==> inputs of v15 <==
## datapath
module datapath(clk, rst, sw, seg0, seg1,seg2,seg3, mem_addr, mem_wdata, mem_we, mem_rdata);
	input clk, rst;
	input [3:0] sw;
	output [6:0] seg0,seg1,seg2,seg3;
	output [15:0] mem_addr;
	output [15:0] mem_wdata;
	output mem_we;
	input [15:0] mem_rdata;
	wire [15:0] rin, rout;
	wire wr_enable, ram_addr_sel, pcin, ram_out_ctrl, instr_ctrl, acc_enable, acc_out_ctrl, pc_enable, pc_out_ctrl, addsub, a_enable, xor_ctrl, cu_out_ctrl, mul_out_ctrl, mul_acc_out_ctrl, sr_sel, add_ctrl;
	wire[15:0] instr, bus, instr_address, cu_out, r0_out, r1_out,r2_out, r3_out, r4_out, r5_out, r6_out, r7_out, r8_out, r9_out,r10_out, r11_out, r12_out, r13_out, mul_acc_out, sp_out;
	wire [15:0] ra_in, acc_out, sr_out;
	reg [15:0] ram_address, sr_in;
	wire [15:0] ram_out;
	wire[1:0] sp_sel;
	wire[3:0] status_reg;
	sixteen_bit_reg instruction_register(.clk(clk),.rst(rst),.D(bus),.Q(instr),.enable(instr_ctrl));
	program_counter pc(.clk(clk),.rst(rst), .select(pcin), .bus(bus), .out(instr_address),.pc_enable(pc_enable));
	always@(ram_addr_sel or sp_out or instr_address) begin
		if (ram_addr_sel == 1'b1)
			ram_address <= sp_out;
		else 
			ram_address <= instr_address;
	end
	assign mem_addr = ram_address;
	assign mem_wdata = bus;
	assign mem_we = wr_enable;
	assign ram_out = mem_rdata;
	control_unit control_unit_inst
	(	
		.clk(clk), .rst(rst), .instr(instr), .rin(rin), 
		.rout(rout), .gin(acc_enable), .gout(acc_out_ctrl), .pcin(pcin), 
		.pcout(pc_out_ctrl), .addsub(addsub), .a_in(a_enable), 
		.xorctrl(xor_ctrl), .ctrl_out(cu_out_ctrl), 
		.out(cu_out),.ram_addr_sel(ram_addr_sel), .ram_out_ctrl(ram_out_ctrl), 
		.instr_enable(instr_ctrl),.pc_enable(pc_enable), .wr_enable(wr_enable), .sp_sel(sp_sel), .sr_sel(sr_sel), .current_status(sr_out[3:0]),
		.mul_out_ctrl(mul_out_ctrl), .mul_acc_out_ctrl(mul_acc_out_ctrl),
		.add_ctrl(add_ctrl)	
	);
	alu alu_inst(
		.clk(clk), .rst(rst), .a(bus),.a_enable(a_enable), 
		.b(bus), .addsub(addsub), .xor_ctrl(xor_ctrl), .acc_out(acc_out), .acc_enable(acc_enable)
		,.mul_acc_out(mul_acc_out), .mul_out_ctrl(mul_out_ctrl), .status_reg(status_reg), .add_ctrl(add_ctrl)
		);
	wire [27:0] displays;
	assign seg0 = displays[6:0];
	assign seg1 = displays[13:7];
	assign seg2 = displays[20:14];
	assign seg3 = displays[27:21];
  ...
Settings: LEC_CHECK=0, CAP_MARGIN=10, CELL_PAD_IN_SITES_DETAIL_PLACEMENT=1, CELL_PAD_IN_SITES_GLOBAL_PLACEMENT=3, CORE_ASPECT_RATIO=1.05, CORE_MARGIN=2, CORE_UTILIZATION=31, CTS_CLUSTER_DIAMETER=359, GPL_ROUTABILITY_DRIVEN=0, GPL_TIMING_DRIVEN=0, PLACE_DENSITY=0.53, SLEW_MARGIN=20, TNS_END_PERCENT=55; clock period 13.8 ns.
run.sh (not shown) runs the stock make flow with config.mk's settings and CLKGATE_MAP_FILE=.
==> inputs of v31, as changes to v15 <==
==> flow/config.mk (replaced) <==
export PLATFORM = sky130hd
export DESIGN_NAME = datapath
export DESIGN_NICKNAME = datapath
export VERILOG_FILES = /design/flow/design.v
export SDC_FILE = /design/flow/constraint.sdc
export NUM_CORES = 4
export LEC_CHECK = 0
export CAP_MARGIN = 20
export CORE_MARGIN = 2
export CORE_UTILIZATION = 65
export MAX_ROUTING_LAYER = met4
export SLEW_MARGIN = 20
==> flow/constraint.sdc (replaced) <==
create_clock -name core_clock -period 7.9 [get_ports {clk}]
set_input_delay 1.5800 -clock core_clock [delete_from_list [all_inputs] [get_ports {clk}]]
set_output_delay 1.5800 -clock core_clock [all_outputs]
set_load 0.01 [all_outputs]
==> ci_impl_report.md <==
### Metrics collected by this job

| Metric | Value |
|---|---|
| Status | failed layout checks |
| Layout Check Failures | negative setup slack |
| Area grow syn2layout | 24.2% |
| Reg2reg end | alu_inst.accumulator.Q[15] |
| DP Area | 34200 um2 |
| DR WL met2 | ~53000 um |
| Final WS setup | -1.23 ns |
| Gr usage total | 0.553 |
| Critical path fanouts, max | 6 |
| Post_cts resized | around 110 |
| Most frequent CP cell | fa_2 |
| Setup Buffers After CTS | 27 |
| Largest net degree at the start of global routing | 126 |
| Die height | around 220 um |
| Crit path arrival time | between 9 and 10 ns |
| Final setup violation count | 25 |
the above is filed under v31

==> ci_impl_report.md <==
### Metrics collected by this job

| Metric | Value |
|---|---|
| Status | complete, no violations |
| Final setup violation count | 0 |
| Setup Buffers After CTS | 0 |
| Post_cts resized | 0 |
| Final WS setup | roughly 1.4 ns |
| Largest net degree at the start of global routing | slightly above 90 |
| Gr usage total | 0.319 |
| DR WL met2 | between 70000 and 80000 um |
| Most frequent CP cell | fa_1 |
| Die height | about 320 um |
| DP Area | approximately 32000 um2 |
| Reg2reg end | alu_inst.mul_accumulator.Q[14] |
the above is filed under v15



==> inputs of v4 <==
datapath again, from the RTL that the note above started with.
==> flow/design.v (excerpt) <==
module datapath(clk, rst, sw, seg0, seg1,seg2,seg3, mem_addr, mem_wdata, mem_we, mem_rdata);
export LEC_CHECK = 0
export CAP_MARGIN = 20
export CELL_PAD_IN_SITES_DETAIL_PLACEMENT = 1
export CORE_MARGIN = 2
export CORE_UTILIZATION = 40
export GPL_ROUTABILITY_DRIVEN = 0
export PLACE_DENSITY = 0.37
export SLEW_MARGIN = 20
create_clock -name core_clock -period 9.3 [get_ports {clk}]
==> v25 (differences from v4) <==
--- a/flow/config.mk
+++ b/flow/config.mk
@@ -8,7 +8,8 @@
 export CAP_MARGIN = 20
-export CELL_PAD_IN_SITES_DETAIL_PLACEMENT = 1
 export CORE_MARGIN = 2
-export CORE_UTILIZATION = 40
-export GPL_ROUTABILITY_DRIVEN = 0
-export PLACE_DENSITY = 0.37
+export CORE_UTILIZATION = 72
+export CTS_CLUSTER_DIAMETER = 55
+export MAX_ROUTING_LAYER = met4
+export PLACE_DENSITY = 0.65
+export SETUP_SLACK_MARGIN = 1.14
 export SLEW_MARGIN = 20
==> v32 (differences from v4) <==
--- a/flow/config.mk
+++ b/flow/config.mk
@@ -8,7 +8,5 @@
 export CAP_MARGIN = 20
-export CELL_PAD_IN_SITES_DETAIL_PLACEMENT = 1
 export CORE_MARGIN = 2
-export CORE_UTILIZATION = 40
-export GPL_ROUTABILITY_DRIVEN = 0
-export PLACE_DENSITY = 0.37
+export CORE_UTILIZATION = 58
+export SETUP_SLACK_MARGIN = -0.45
 export SLEW_MARGIN = 20
==> flow/constraint.sdc (replaced) <==
create_clock -name core_clock -period 6.19 [get_ports {clk}]
set_input_delay 1.2380 -clock core_clock [delete_from_list [all_inputs] [get_ports {clk}]]
set_output_delay 1.2380 -clock core_clock [all_outputs]
set_load 0.01 [all_outputs]
==> comparison table <==
item                                                               v25                              v4                             v32
Status                                                  did not finish        timing/DRC/antenna clean      complete, but fails checks
Stage where the flow stopped                                   5_1_grt                               -                               -
Violated checks                                                      -                               -            negative setup slack
Starting density of the core                                     72.7%                           40.5%                           58.9%
Setup violation total in the final timing report                     -                               0                              32
CTS tree                                                             -                           built                           built
DRC violation count after routing                                    -                               0                               0
Die outline width                                               207 µm                          276 µm                          230 µm
Routability congestion estimate from global placement             1.08                               -                            1.04
Inverter count of the layout excluding clock inverters               -                             281                             281
Post-detailed-placement half-perimeter wirelength             84900 µm                        97700 µm                        96500 µm
Detailed-route via count                                             -                           27800                           31200
Number of logic gates                                                -                            2347                            2346
Final Hold Fails                                                     -                               0                               0
Worst setup path endpoint                                            -  alu_inst.mul_accumulator.Q[14]  alu_inst.mul_accumulator.Q[15]
Clk pin slew, worst setup/hold paths                                 -                         0.06 ns                         0.06 ns
Transition time at the pin with the least slew margin                -                         1.17 ns                         1.24 ns
Core occupancy in the finished layout                                -                           48.1%                           78.9%


==> inputs of build 20 <==
datapath again, from the RTL that the note above started with.
export LEC_CHECK = 0
export ABC_AREA = 1
export CAP_MARGIN = 30
export CELL_PAD_IN_SITES_DETAIL_PLACEMENT = 0
export CORE_ASPECT_RATIO = 1.7
export CORE_MARGIN = 4
export CORE_UTILIZATION = 29
export CTS_CLUSTER_DIAMETER = 62
export CTS_CLUSTER_SIZE = 82
export GPL_ROUTABILITY_DRIVEN = 1
export GPL_TIMING_DRIVEN = 0
export MAX_ROUTING_LAYER = met4
export PLACE_DENSITY_LB_ADDON = 0.11
export SETUP_SLACK_MARGIN = -0.09
export SLEW_MARGIN = 5
export TNS_END_PERCENT = 40
create_clock -name core_clock -period 8.97 [get_ports {clk}]
==> inputs of trial 23, as changes to build 20 <==
CAP_MARGIN = 0   (was 30)
CELL_PAD_IN_SITES_DETAIL_PLACEMENT = default   (was 0)
CORE_ASPECT_RATIO = default   (was 1.7)
CORE_MARGIN = 2   (was 4)
CORE_UTILIZATION = 72   (was 29)
CTS_CLUSTER_DIAMETER = 243   (was 62)
CTS_CLUSTER_SIZE = default   (was 82)
GPL_ROUTABILITY_DRIVEN = default   (was 1)
GPL_TIMING_DRIVEN = default   (was 0)
PLACE_DENSITY_LB_ADDON = 0.01   (was 0.11)
SETUP_SLACK_MARGIN = 0.42   (was -0.09)
SLEW_MARGIN = 20   (was 5)
TNS_END_PERCENT = default   (was 40)
==> flow/constraint.sdc (replaced) <==
create_clock -name core_clock -period 7.91 [get_ports {clk}]
set_input_delay 1.5820 -clock core_clock [delete_from_list [all_inputs] [get_ports {clk}]]
set_output_delay 1.5820 -clock core_clock [all_outputs]
set_load 0.01 [all_outputs]
==> inputs of build 34, as changes to build 20 <==
ABC_AREA = default   (was 1)
CAP_MARGIN = 20   (was 30)
CELL_PAD_IN_SITES_DETAIL_PLACEMENT = default   (was 0)
CORE_ASPECT_RATIO = default   (was 1.7)
CORE_MARGIN = 2   (was 4)
CORE_UTILIZATION = 59   (was 29)
CTS_CLUSTER_DIAMETER = default   (was 62)
CTS_CLUSTER_SIZE = default   (was 82)
GPL_ROUTABILITY_DRIVEN = default   (was 1)
GPL_TIMING_DRIVEN = default   (was 0)
MAX_ROUTING_LAYER = default   (was met4)
PLACE_DENSITY_LB_ADDON = default   (was 0.11)
SETUP_SLACK_MARGIN = -0.45   (was -0.09)
SLEW_MARGIN = 20   (was 5)
TNS_END_PERCENT = default   (was 40)
==> flow/constraint.sdc (replaced) <==
create_clock -name core_clock -period 6.19 [get_ports {clk}]
set_input_delay 1.2380 -clock core_clock [delete_from_list [all_inputs] [get_ports {clk}]]
set_output_delay 1.2380 -clock core_clock [all_outputs]
set_load 0.01 [all_outputs]
==> deck_impl_summary.md <==
Flow Results at a Glance

Outcome
  – Violated Checks: setup timing
  – Status: finished with violations

Finish
  – Data buffer area share: 6.61%

STA
  – Final Worst Setup Slack: -9.53 ps
  – Final setup viols: 1
# the run above: build 20

==> deck_impl_summary.md <==
Flow Results at a Glance

Outcome
  – Status: finished with violations
  – Violated Checks: capacitance limit, slew limit, setup timing

STA
  – Final setup viols: 34
  – Worst Skew: 34.1 ps
  – Final Worst Setup Slack: -2870 ps
  – Final Slew Violations: 1

Flow run
  – MaxCap Viol Count: 1
# the run above: build 34

==> deck_impl_summary.md <==
Flow Results at a Glance

Outcome
  – Status: stopped before the end
  – Halt Stage: global routing (5_1_grt)
  – First Error: [ERROR GRT-0116] Global routing finished with congestion. Check the congestion regions in the DRC Viewer.

Yosys
  – Mux share: 0%
# the run above: trial 23

